==> run a <==
==> flow/design.v <==
module NCO #(N = 32)(
  input clk,                  
  input rst,                  
  input [N-1:0] ctrl,         
  output reg [15:0] sin_out   
);
reg [N-1:0] phase;
always @(posedge clk) begin
  if (rst)
    phase <= {N{1'b0}};
  else
    phase <= phase + ctrl;
end
reg [5:0] sin_lut_sel;
reg [15:0] sin_lut_val;
always @(*) begin
  sin_lut_sel <= phase[N-2] ? ~(phase[N-3:N-8]-1'b1) : phase[N-3:N-8];
  if (phase[N-2] & ~|phase[N-3:N-8]) begin
    sin_out <= phase[N-1] ? 16'b10000000_00000001 : 16'b01111111_11111111;
  end else begin
    sin_out <= phase[N-1] ? (~sin_lut_val+1'b1) : sin_lut_val;    
  end
  case(sin_lut_sel)
    6'h00 : sin_lut_val <= 16'h0000;
    6'h01 : sin_lut_val <= 16'h0324;
    6'h02 : sin_lut_val <= 16'h0648;
    6'h03 : sin_lut_val <= 16'h096A;
    6'h04 : sin_lut_val <= 16'h0C8C;
    6'h05 : sin_lut_val <= 16'h0FAB;
    6'h06 : sin_lut_val <= 16'h12C8;
    6'h07 : sin_lut_val <= 16'h15E2;
    6'h08 : sin_lut_val <= 16'h18F9;
    6'h09 : sin_lut_val <= 16'h1C0B;
    6'h0A : sin_lut_val <= 16'h1F1A;
    6'h0B : sin_lut_val <= 16'h2223;
    6'h0C : sin_lut_val <= 16'h2528;
    6'h0D : sin_lut_val <= 16'h2826;
    6'h0E : sin_lut_val <= 16'h2B1F;
    6'h0F : sin_lut_val <= 16'h2E11;
    6'h10 : sin_lut_val <= 16'h30FB;
    6'h11 : sin_lut_val <= 16'h33DF;
    6'h12 : sin_lut_val <= 16'h36BA;
    6'h13 : sin_lut_val <= 16'h398C;
    6'h14 : sin_lut_val <= 16'h3C56;
    6'h15 : sin_lut_val <= 16'h3F17;
    6'h16 : sin_lut_val <= 16'h41CE;
    6'h17 : sin_lut_val <= 16'h447A;
    6'h18 : sin_lut_val <= 16'h471C;
    6'h19 : sin_lut_val <= 16'h49B4;
    6'h1A : sin_lut_val <= 16'h4C3F;
    6'h1B : sin_lut_val <= 16'h4EBF;
    6'h1C : sin_lut_val <= 16'h5133;
    6'h1D : sin_lut_val <= 16'h539B;
    6'h1E : sin_lut_val <= 16'h55F5;
    6'h1F : sin_lut_val <= 16'h5842;
    6'h20 : sin_lut_val <= 16'h5A82;
    6'h21 : sin_lut_val <= 16'h5CB3;
    6'h22 : sin_lut_val <= 16'h5ED7;
    6'h23 : sin_lut_val <= 16'h60EB;
    6'h24 : sin_lut_val <= 16'h62F1;
    6'h25 : sin_lut_val <= 16'h64E8;
    6'h26 : sin_lut_val <= 16'h66CF;
    6'h27 : sin_lut_val <= 16'h68A6;
    6'h28 : sin_lut_val <= 16'h6A6D;
    6'h29 : sin_lut_val <= 16'h6C23;
    6'h2A : sin_lut_val <= 16'h6DC9;
    6'h2B : sin_lut_val <= 16'h6F5E;
    6'h2C : sin_lut_val <= 16'h70E2;
    6'h2D : sin_lut_val <= 16'h7254;
    6'h2E : sin_lut_val <= 16'h73B5;
    6'h2F : sin_lut_val <= 16'h7504;
    6'h30 : sin_lut_val <= 16'h7641;
    6'h31 : sin_lut_val <= 16'h776B;
    6'h32 : sin_lut_val <= 16'h7884;
    6'h33 : sin_lut_val <= 16'h7989;
    6'h34 : sin_lut_val <= 16'h7A7C;
    6'h35 : sin_lut_val <= 16'h7B5C;
    6'h36 : sin_lut_val <= 16'h7C29;
    6'h37 : sin_lut_val <= 16'h7CE3;
    6'h38 : sin_lut_val <= 16'h7D89;
    6'h39 : sin_lut_val <= 16'h7E1D;
    6'h3A : sin_lut_val <= 16'h7E9C;
    6'h3B : sin_lut_val <= 16'h7F09;
    6'h3C : sin_lut_val <= 16'h7F61;
    6'h3D : sin_lut_val <= 16'h7FA6;
    6'h3E : sin_lut_val <= 16'h7FD8;
    6'h3F : sin_lut_val <= 16'h7FF5;
  endcase
end
endmodule
module Chirp #(N = 32)(
  input clk,
  input rst,
  input [7:0] delay,           
  input reverse,               
  input [N-1:0] min_ctrl,      
  input [N-1:0] max_ctrl,      
  input [N-1:0] inc_rate,      
  input [N-1:0] div_rate,      
  output reg nco_reset,        
  output reg [N-1:0] nco_ctrl  
);
wire [N-1:0] stt_ctrl;
wire [N-1:0] end_ctrl;
wire end_flag;
assign stt_ctrl = reverse ? max_ctrl : min_ctrl;
assign end_ctrl = reverse ? min_ctrl : max_ctrl;
assign end_flag = reverse ? (nco_ctrl <= end_ctrl) : (nco_ctrl >= end_ctrl);
reg [N-1:0] rate_count;
reg [7:0] delay_count;
always @(posedge clk) begin
  if (rst) begin
    rate_count <= {N{1'b0}};
    delay_count <= 4'b0;
    nco_reset <= 1'b1;
    nco_ctrl <= {N{1'b0}};
  end else begin
    if (end_flag) begin
      nco_ctrl <= stt_ctrl;
      rate_count <= rate_count + 1'b1;
    end else if (rate_count >= div_rate) begin
      nco_ctrl <= reverse ? nco_ctrl - inc_rate : nco_ctrl + inc_rate;
      rate_count <= {N{1'b0}};
    end else
      rate_count <= rate_count + 1'b1;
    if (end_flag) begin
      if (delay_count >= delay)
        delay_count <= 8'b0;
      else
        delay_count <= delay_count + 1'b1;
    end
    nco_reset <= |delay_count;
  end
end
endmodule
module WaveGenerator #(N = 32, M = 16)(
  input clk,
  input rst,
  input chirp_reverse,             
  input [7:0] chirp_delay,         
  input [N-1:0] chirp_min_ctrl,    
  input [N-1:0] chirp_max_ctrl,    
  input [N-1:0] chirp_inc_rate,    
  input [N-1:0] chirp_div_rate,    
  output reg [M-1:0] waveform     
);
reg nco_reset;
reg [N-1:0] nco_ctrl;
wire chirp_nco_reset;
wire [N-1:0] chirp_nco_ctrl;
wire [15:0] sin_out;
always @(posedge clk) begin
  nco_ctrl <= chirp_nco_ctrl;
  nco_reset <= chirp_nco_reset;
  waveform <= sin_out;
end
NCO #(.N(N)) NCO0 (
  .clk     ( clk       ),  
  .rst     ( nco_reset ),  
  .ctrl    ( nco_ctrl  ),  
  .sin_out ( sin_out   )  
);
Chirp #(.N(N)) Chirp0 (
  .clk       ( clk             ),  
  .rst       ( rst             ),  
  .delay     ( chirp_delay     ),  
  .reverse   ( chirp_reverse   ),  
  .min_ctrl  ( chirp_min_ctrl  ),  
  .max_ctrl  ( chirp_max_ctrl  ),  
  .inc_rate  ( chirp_inc_rate  ),  
  .div_rate  ( chirp_div_rate  ),  
  .nco_reset ( chirp_nco_reset ),  
  .nco_ctrl  ( chirp_nco_ctrl  )   
);
endmodule
==> flow/run.sh <==
#!/bin/bash
# the make line also repeats each setting of config.mk as NAME=value (left out here)
make -C /OpenROAD-flow-scripts/flow DESIGN_CONFIG=/design/flow/config.mk WORK_HOME=/design/flow/orfs CLKGATE_MAP_FILE= finish
==> flow/config.mk <==
export PLATFORM = sky130hd
export DESIGN_NAME = WaveGenerator
export DESIGN_NICKNAME = WaveGenerator
export VERILOG_FILES = /design/flow/design.v
export SDC_FILE = /design/flow/constraint.sdc
export NUM_CORES = 4
export LEC_CHECK = 0
export CAP_MARGIN = 35
export CELL_PAD_IN_SITES_DETAIL_PLACEMENT = 0
export CORE_MARGIN = 9
export CORE_UTILIZATION = 32
export CTS_CLUSTER_SIZE = 89
export GPL_ROUTABILITY_DRIVEN = 0
export GPL_TIMING_DRIVEN = 1
export PLACE_DENSITY_LB_ADDON = 0.13
export SLEW_MARGIN = 20
==> flow/constraint.sdc <==
create_clock -name core_clock -period 5.59 [get_ports {clk}]
set_input_delay 1.1180 -clock core_clock [delete_from_list [all_inputs] [get_ports {clk}]]
set_output_delay 1.1180 -clock core_clock [all_outputs]
set_load 0.01 [all_outputs]
==> inputs of run b, as changes to run a <==
- CAP_MARGIN: 35 -> 20
- CELL_PAD_IN_SITES_DETAIL_PLACEMENT: 0 -> default
- CORE_MARGIN: 9 -> 2
- CORE_UTILIZATION: 32 -> 40
- CTS_CLUSTER_SIZE: 89 -> default
- GPL_ROUTABILITY_DRIVEN: 0 -> default
- GPL_TIMING_DRIVEN: 1 -> default
- PLACE_DENSITY_LB_ADDON: 0.13 -> default
==> flow/constraint.sdc (replaced) <==
create_clock -name core_clock -period 6.0 [get_ports {clk}]
set_input_delay 1.2000 -clock core_clock [delete_from_list [all_inputs] [get_ports {clk}]]
set_output_delay 1.2000 -clock core_clock [all_outputs]
set_load 0.01 [all_outputs]
==> inputs of run c, as changes to run a <==
- ABC_AREA: default -> 1
- CAP_MARGIN: 35 -> 20
- CELL_PAD_IN_SITES_DETAIL_PLACEMENT: 0 -> default
- CORE_MARGIN: 9 -> 2
- CORE_UTILIZATION: 32 -> 72
- CTS_CLUSTER_DIAMETER: default -> 400
- CTS_CLUSTER_SIZE: 89 -> 94
- GPL_ROUTABILITY_DRIVEN: 0 -> default
- GPL_TIMING_DRIVEN: 1 -> default
- PLACE_DENSITY: default -> 0.38
- PLACE_DENSITY_LB_ADDON: 0.13 -> default
- TNS_END_PERCENT: default -> 15
==> flow/constraint.sdc (replaced) <==
create_clock -name core_clock -period 3.54 [get_ports {clk}]
set_input_delay 0.7080 -clock core_clock [delete_from_list [all_inputs] [get_ports {clk}]]
set_output_delay 0.7080 -clock core_clock [all_outputs]
set_load 0.01 [all_outputs]
==> summary of the runs <==
Run a finished with timing, DRC and antenna clean. Run b completed with no timing, DRC or antenna violations. Run c stopped in global routing. Of run a and run b, run a has the higher combinational power (gap 10%, measured against run b). Between run a and run b, the lower total power is in run b (gap about 7%, measured against run b). Synthesized cell count is the same in run a and run b. In run a the sequential power is larger than in run b, by about 6%. Between run a and run b, the lower wire length is in run b (gap about 8%, measured against run b). Clock power is about the same in run b and run a.
==> figures <==
Starting density of the core: run b 40.3%; run a 32.7%; run c 74.1%
Logic inverters: run b 94; run a 94; run c -
Final standard cell utilization of the core: run b 48.2%; run a 39.6%; run c -
Headroom to the max-slew limit: run b 36.6%; run a 46.9%; run c -
Clock share of power: run b 25.2%; run a 23.9%; run c -
Critical path data arrival time: run b 5.57 ns; run a 5.42 ns; run c -
Destination of the worst register-to-register timing path: run b waveform[13]; run a waveform[10]; run c -
Class of the most critical hold timing path: run b reg -> reg; run a reg -> reg; run c -
Sequential cell fraction of total power: run b 27.7%; run a 27.5%; run c -
Leakage component of the power: run b 6.79 nW; run a 6.89 nW; run c -
Number of cells on the worst hold path: run b 0; run a 0; run c -
# clk buffers: run b 19; run a 17; run c -
Number of diodes added for antenna fixing: run b 0; run a 1; run c -
Status: run b timing/DRC/antenna clean; run a timing/DRC/antenna clean; run c did not finish
Failing step: run b -; run a -; run c global routing
Power and IR drop assume default switching activity.
